P:
==> flow/design.v <==
module SIGNAL_GENERATOR_ANALYZER_ONE_WIRE
(
	input CLK_100MHz,
	input rst,
	input  	MUAFR_MISO_P,
	input  	MUAFR_MISO_N,
	input 	enable_generate,
	output logic [11: 0] test_cnt_1,
	output logic [11: 0] test_cnt_0
);
localparam ITERATION = 1004; 
logic [3: 0] prev_MUAFR_MISO_P;
logic [3: 0] prev_MUAFR_MISO_N;
always @(posedge CLK_100MHz)
begin
	if (rst)
	begin
		prev_MUAFR_MISO_P <= 4'h0;
		prev_MUAFR_MISO_N <= 4'h0;
	end else
	begin
	prev_MUAFR_MISO_P[3] <= prev_MUAFR_MISO_P[2];
	prev_MUAFR_MISO_P[2] <= prev_MUAFR_MISO_P[1];
	prev_MUAFR_MISO_P[1] <= prev_MUAFR_MISO_P[0];
	prev_MUAFR_MISO_P[0] <= MUAFR_MISO_P;
	prev_MUAFR_MISO_N[3] <= prev_MUAFR_MISO_N[2];
	prev_MUAFR_MISO_N[2] <= prev_MUAFR_MISO_N[1];
	prev_MUAFR_MISO_N[1] <= prev_MUAFR_MISO_N[0];
	prev_MUAFR_MISO_N[0] <= MUAFR_MISO_N;
	end
end
logic [15: 0] cnt_analyzer;
logic [11: 0] cnt_skew_P;
logic [11: 0] cnt_skew_N;
always @(posedge CLK_100MHz)
begin
	if (rst)
	begin
		cnt_skew_P <= 0;
		cnt_skew_N <= 0;
		cnt_analyzer <= 0;
		test_cnt_1 <= 0;
		test_cnt_0 <= 0;
	end else
	if (enable_generate == 0)
		begin
			if ((~prev_MUAFR_MISO_P[2] & MUAFR_MISO_P) | (prev_MUAFR_MISO_P[2] & ~MUAFR_MISO_P))
				cnt_skew_P <= cnt_skew_P + 1;
			if ((~prev_MUAFR_MISO_N[2] & MUAFR_MISO_N) | (prev_MUAFR_MISO_N[2] & ~MUAFR_MISO_N))
				cnt_skew_N <= cnt_skew_N + 1;
			if (cnt_analyzer == (ITERATION - 2))
			begin
				cnt_skew_N <= 0;
				cnt_skew_P <= 0;
				test_cnt_1 <= cnt_skew_P;
				test_cnt_0 <= cnt_skew_N;
			end
			if (cnt_analyzer == ITERATION)
				cnt_analyzer <= 0;
			else
				cnt_analyzer <= cnt_analyzer + 1;
		end else
		begin
			cnt_skew_P <= 0;
			cnt_skew_N <= 0;
			cnt_analyzer <= 0;
		end
end
endmodule
module SIGNAL_GENERATOR_ANALYZER
(
	input CLK_100MHz,
	input rst,
	output logic [15:0] MUAFR_MOSI_P,
	output [15:0] MUAFR_MOSI_N,
	input  logic [15:0] MUAFR_MISO_P,
	input  logic [15:0] MUAFR_MISO_N,
	input enable_generate,
	output logic [15:0] status_wire,
	output [15:0] status_gen
);
logic kz;
logic kz_P;
logic kz_N;
logic [15: 0] status_gen_P;
logic [15: 0] status_gen_N;
assign status_gen [15: 0] = status_gen_P [15: 0] & status_gen_N [15: 0];
assign kz = kz_N & kz_P;
localparam cnt_ETALON_GEN_min = 20;
localparam cnt_ETALON_GEN_max = 250;
assign MUAFR_MOSI_N [15: 0]  = ~ MUAFR_MOSI_P [15: 0];
localparam ITERATION = 102;
logic [2: 0] prev_flag_signal_P;
logic [7: 0] cnt_kz_signal_P;
logic [7: 0] cnt_kz_signal_N;
logic [15: 0] fail;
logic [3: 0] j;
logic flag_signal_P;
logic [9: 0] cnt_true_channel [15: 0];
logic [9: 0] cnt_status_true;
wire [8:0] test_cnt_1 [15: 0];
wire [8:0] test_cnt_0 [15: 0];
genvar i;
generate
	for (i = 0; i < 16; i = i + 1)
	begin : generator
		wire [11:0] full_cnt_1;
		wire [11:0] full_cnt_0;
		SIGNAL_GENERATOR_ANALYZER_ONE_WIRE signal_generator_analyzer_one_wire
		(
			.CLK_100MHz(CLK_100MHz),
			.rst(rst),
			.enable_generate(enable_generate),
			.MUAFR_MISO_P(MUAFR_MISO_P[i]),
			.MUAFR_MISO_N(MUAFR_MISO_N[i]),
			.test_cnt_1(full_cnt_1),
			.test_cnt_0(full_cnt_0)
		);
		assign test_cnt_1[i] = full_cnt_1[8:0];
		assign test_cnt_0[i] = full_cnt_0[8:0];
	always @(posedge CLK_100MHz)
	if (rst)
		status_gen_P [i] <= 0;
	else if (enable_generate == 0)
		if ((test_cnt_1 [i] > cnt_ETALON_GEN_min - 1) & (test_cnt_1 [i] < cnt_ETALON_GEN_max + 1))
			status_gen_P [i] <= 1;
		else
			status_gen_P [i] <= 0;
	always @(posedge CLK_100MHz)
	if (rst)
		status_gen_N [i] <= 0;
	else if (enable_generate == 0)
		if ((test_cnt_0 [i] > cnt_ETALON_GEN_min - 1) & (test_cnt_0 [i] < cnt_ETALON_GEN_max + 1))
			status_gen_N [i] <= 1;
		else
			status_gen_N [i] <= 0;
	end
endgenerate
integer k;
always @(posedge CLK_100MHz)
begin
	if (rst)
	begin
		MUAFR_MOSI_P <= 16'h0;
		prev_flag_signal_P <= 3'b0;
		cnt_kz_signal_P <= 0;
		cnt_kz_signal_N <= 0;
		kz_P <= 0;
		kz_N <= 0;
		fail <= 16'hFFFF;
		j <= 0;
		flag_signal_P <= 1;
		for (k = 0; k < 16; k = k + 1)
			cnt_true_channel [k] <= 0;
		cnt_status_true <= 0;
		status_wire <= 16'h0;
	end else
	if (enable_generate == 1)
	begin
		if (flag_signal_P == 1)		 
		begin
			if (prev_flag_signal_P [0] != flag_signal_P)
			begin
				MUAFR_MOSI_P [15: 0] <= 16'h0;
			end else
			begin
				MUAFR_MOSI_P [j] <= ((cnt_status_true  < (ITERATION - 6)) & (cnt_status_true >= 0)) ? 1 : 0;
			end
		end	else
		begin
			if (prev_flag_signal_P [0] != flag_signal_P)
			begin
				MUAFR_MOSI_P [15: 0] <= 16'hFFFF;
			end else
			begin
				MUAFR_MOSI_P [j] <= ((cnt_status_true  < (ITERATION - 6)) & (cnt_status_true >= 0)) ? 0 : 1;
			end
		end
		prev_flag_signal_P [2] <= prev_flag_signal_P [1];
		prev_flag_signal_P [1] <= prev_flag_signal_P [0];
		prev_flag_signal_P [0] <= flag_signal_P;
		if (cnt_status_true  == (ITERATION - 3))  
		begin
			j <= j + 1;
			cnt_status_true <= 0;
			if (j == 15)
				flag_signal_P <= flag_signal_P + 1;
			if (fail[j] == 0)
				status_wire [j] <= 1;
			else
				status_wire [j] <= 0;
		end else
			cnt_status_true <= cnt_status_true + 1;
		if ((cnt_status_true  == (ITERATION - 4)) & (flag_signal_P == 0))  
			if ((cnt_true_channel [j] > (ITERATION >> 1)) & (cnt_true_channel [j] < (ITERATION << 1)) & (kz == 1))
				fail[j] <= 0;
			else
				fail[j] <= 1;
		if ((cnt_status_true  > (ITERATION - 7)) & (flag_signal_P == 0))  
			if (cnt_kz_signal_P > (ITERATION - 15))
				kz_P <= 1;
			else
				kz_P <= 0;
		if ((cnt_status_true  > (ITERATION - 7)) & (flag_signal_P == 0))	 
			if (cnt_kz_signal_N > (ITERATION - 15))
				kz_N <= 1;
			else
				kz_N <= 0;
		if (cnt_status_true  == (ITERATION - 4))  
			cnt_true_channel [j] <= 0;
		else
			if ((MUAFR_MISO_P [j] == flag_signal_P) & (MUAFR_MISO_N [j] != flag_signal_P))
				cnt_true_channel [j] <= cnt_true_channel [j] + 1;
		if (cnt_status_true  == (ITERATION - 4))  
			cnt_kz_signal_P <= 0;
		else
			if (((MUAFR_MISO_P [0] == MUAFR_MISO_P [j]) + (MUAFR_MISO_P [1] == MUAFR_MISO_P [j]) + (MUAFR_MISO_P [2] == MUAFR_MISO_P [j]) + (MUAFR_MISO_P [3] == MUAFR_MISO_P [j]) + (MUAFR_MISO_P [4] == MUAFR_MISO_P [j]) + (MUAFR_MISO_P [5] == MUAFR_MISO_P [j]) + (MUAFR_MISO_P [6] == MUAFR_MISO_P [j]) + (MUAFR_MISO_P [7] == MUAFR_MISO_P [j]) + (MUAFR_MISO_P [8] == MUAFR_MISO_P [j]) + (MUAFR_MISO_P [9] == MUAFR_MISO_P [j]) + (MUAFR_MISO_P [10] == MUAFR_MISO_P [j]) + (MUAFR_MISO_P [11] == MUAFR_MISO_P [j]) + (MUAFR_MISO_P [12] == MUAFR_MISO_P [j]) + (MUAFR_MISO_P [13] == MUAFR_MISO_P [j])) == 1)
				cnt_kz_signal_P <= cnt_kz_signal_P + 1;
		if (cnt_status_true  == (ITERATION - 3)) 
			cnt_kz_signal_N <= 0;
		else
			if (((MUAFR_MISO_N [0] == MUAFR_MISO_N [j]) + (MUAFR_MISO_N [1] == MUAFR_MISO_N [j]) + (MUAFR_MISO_N [2] == MUAFR_MISO_N [j]) + (MUAFR_MISO_N [3] == MUAFR_MISO_N [j]) + (MUAFR_MISO_N [4] == MUAFR_MISO_N [j]) + (MUAFR_MISO_N [5] == MUAFR_MISO_N [j]) + (MUAFR_MISO_N [6] == MUAFR_MISO_N [j]) + (MUAFR_MISO_N [7] == MUAFR_MISO_N [j]) + (MUAFR_MISO_N [8] == MUAFR_MISO_N [j]) + (MUAFR_MISO_N [9] == MUAFR_MISO_N [j]) + (MUAFR_MISO_N [10] == MUAFR_MISO_N [j]) + (MUAFR_MISO_N [11] == MUAFR_MISO_N [j]) + (MUAFR_MISO_N [12] == MUAFR_MISO_N [j]) + (MUAFR_MISO_N [13] == MUAFR_MISO_N [j])) > 13)
				cnt_kz_signal_N <= cnt_kz_signal_N + 1;
		end else
		begin
			j <= 0;
			cnt_true_channel [j] <= 0;
			cnt_status_true <= 0;
			flag_signal_P <= 0;
			MUAFR_MOSI_P <= 16'h0;
		end
end
endmodule
clock: 5.78 ns
lec_check: 0
abc_area: 0
cap_margin: 20
cell_pad_in_sites_detail_placement: 0
core_margin: 2
core_utilization: 61
cts_cluster_size: 71
gpl_timing_driven: 1
hold_slack_margin: 0.08
setup_slack_margin: 1.15
slew_margin: 20
run.sh (not shown) runs the stock make flow with config.mk's settings and CLKGATE_MAP_FILE=.
--- input diff P..Q ---
-- flow/config.mk --
<<< P, line 9
export CAP_MARGIN = 20
export CELL_PAD_IN_SITES_DETAIL_PLACEMENT = 0
export CORE_MARGIN = 2
export CORE_UTILIZATION = 61
export CTS_CLUSTER_SIZE = 71
export GPL_TIMING_DRIVEN = 1
export HOLD_SLACK_MARGIN = 0.08
export SETUP_SLACK_MARGIN = 1.15
export SLEW_MARGIN = 20
>>> Q, line 9
export CAP_MARGIN = 20
export CELL_PAD_IN_SITES_DETAIL_PLACEMENT = 0
export CORE_ASPECT_RATIO = 1.04
export CORE_MARGIN = 2
export CORE_UTILIZATION = 66
export CTS_CLUSTER_SIZE = 40
export GPL_TIMING_DRIVEN = 1
export HOLD_SLACK_MARGIN = 0.08
export MAX_ROUTING_LAYER = met4
export SETUP_SLACK_MARGIN = 1.15
export SLEW_MARGIN = 20
==> flow/constraint.sdc <==
create_clock -name core_clock -period 2.34 [get_ports {CLK_100MHz}]
set_input_delay 0.4680 -clock core_clock [delete_from_list [all_inputs] [get_ports {CLK_100MHz}]]
set_output_delay 0.4680 -clock core_clock [all_outputs]
set_load 0.01 [all_outputs]
### Flow results
For P, the critical path class was in2reg, unlike Q, where it was reg2reg.
Compared to P, Q has number of cells traversed by the worst hold path 1 higher.
What Q reported for die area has to be multiplied by 1.08 to get the figure for P.
[Q] flow finished | final checks: failed | reasons: negative setup slack
P has a higher share of the final layout cell area in multi-input gates than Q.
Against P, Q reports a share of power burned in registers that is higher.
Setup changes, Q to R
==> flow/config.mk <==
export PLATFORM = sky130hd
export DESIGN_NAME = SIGNAL_GENERATOR_ANALYZER
export DESIGN_NICKNAME = SIGNAL_GENERATOR_ANALYZER
export VERILOG_FILES = /design/flow/design.v
export SDC_FILE = /design/flow/constraint.sdc
export NUM_CORES = 4
export LEC_CHECK = 0
export ABC_AREA = 0
export CAP_MARGIN = 20
export CELL_PAD_IN_SITES_DETAIL_PLACEMENT = 0
export CORE_ASPECT_RATIO = 0.87
export CORE_MARGIN = 2
export CORE_UTILIZATION = 65
export CTS_CLUSTER_SIZE = 47
export GPL_TIMING_DRIVEN = 1
export HOLD_SLACK_MARGIN = 0.08
export MAX_ROUTING_LAYER = met4
export PLACE_DENSITY_LB_ADDON = 0.0
export SETUP_SLACK_MARGIN = 0.97
export SLEW_MARGIN = 20
==> flow/constraint.sdc <==
create_clock -name core_clock -period 3.37 [get_ports {CLK_100MHz}]
set_input_delay 0.6740 -clock core_clock [delete_from_list [all_inputs] [get_ports {CLK_100MHz}]]
set_output_delay 0.6740 -clock core_clock [all_outputs]
set_load 0.01 [all_outputs]
==> results <==
- From the logs: R reached the end of the flow and failed the layout checks with negative setup slack.
- Relative to Q, the clock-buffer cell count of R is higher by 7.3%.
- The non-clock buffer count reported for R is smaller than that of Q by 135.
- Re number of antenna violations at the first check in global routing: R is 2 down on Q.
- Higher leakage power total among R and Q: Q
- R vs Q — iteration-0 DRC count of the detailed router climbed by more than 10%
- NOTE: fraction of the cycle the final worst path needs in R falls short of that of Q
Input-level comparison between S and R:
==> flow/config.mk <==
export PLATFORM = sky130hd
export DESIGN_NAME = SIGNAL_GENERATOR_ANALYZER
export DESIGN_NICKNAME = SIGNAL_GENERATOR_ANALYZER
export VERILOG_FILES = /design/flow/design.v
export SDC_FILE = /design/flow/constraint.sdc
export NUM_CORES = 4
export LEC_CHECK = 0
export ABC_AREA = 1
export CAP_MARGIN = 20
export CELL_PAD_IN_SITES_DETAIL_PLACEMENT = 0
export CORE_MARGIN = 2
export CORE_UTILIZATION = 72
export CTS_CLUSTER_SIZE = 20
export GPL_TIMING_DRIVEN = 1
export HOLD_SLACK_MARGIN = 0.08
export MAX_ROUTING_LAYER = met4
export PLACE_DENSITY_LB_ADDON = 0.21
export SETUP_SLACK_MARGIN = 1.27
export SLEW_MARGIN = 20
==> flow/constraint.sdc <==
create_clock -name core_clock -period 4.81 [get_ports {CLK_100MHz}]
set_input_delay 0.9620 -clock core_clock [delete_from_list [all_inputs] [get_ports {CLK_100MHz}]]
set_output_delay 0.9620 -clock core_clock [all_outputs]
set_load 0.01 [all_outputs]
--- outcome ---
S finished all stages; however, its layout fails the closing checks, the failures being negative setup slack.
S vs. R: clock transition at the register clock pins on the worst setup and hold paths after CTS stayed essentially flat; number of different library cells in the post-synthesis netlist fell 25; number of gates on the worst path with buffers counted +11; number of global-route vias before repair went up 14%.
Against R, sum of internal, switching and leakage power in S came out better.
Measured against each other, R and S differ in endpoint arrival time on the critical path, the higher figure coming from R.
Fraction of the mapped netlist area in adder cells down 0.16 points in S wrt R
Comparing R and S, initial antenna violation count is lower on S.
> inputs changed (S -> T)
-- flow/config.mk --
<<< S, line 11
export CORE_MARGIN = 2
export CORE_UTILIZATION = 72
export CTS_CLUSTER_SIZE = 20
export GPL_TIMING_DRIVEN = 1
export HOLD_SLACK_MARGIN = 0.08
>>> T, line 11
export CORE_MARGIN = 2
export CORE_UTILIZATION = 72
export CTS_CLUSTER_DIAMETER = 25
export CTS_CLUSTER_SIZE = 100
export GPL_TIMING_DRIVEN = 1
export HOLD_SLACK_MARGIN = 0.08
- Although it ran to completion, T produced a layout that fails the final checks because of negative setup slack.
- S -> T: power per cell area increased by more than a quarter
- Diff S -> T | global routing usage on met2 | increase of 15 points
- Lower design area was reported by S, not T.
- Side by side, number of antenna violations at the first check in global routing turned out higher in T than in S.
- Portion of total power attributed to combinational logic: T lower than S
- Of S and T, the run reporting the higher final period utilization was T.
- Comparing S and T, the higher global-route track usage on met1 is on T.
- Critical path class: reg2reg -> T, in2reg -> S
- Comparing the two runs side by side, T comes out behind S on first-pass GRT wire length.
- | number of antenna cells inserted | T vs S | 7 higher |
Power figures rest on the tool's default switching activity, not on a simulated workload.
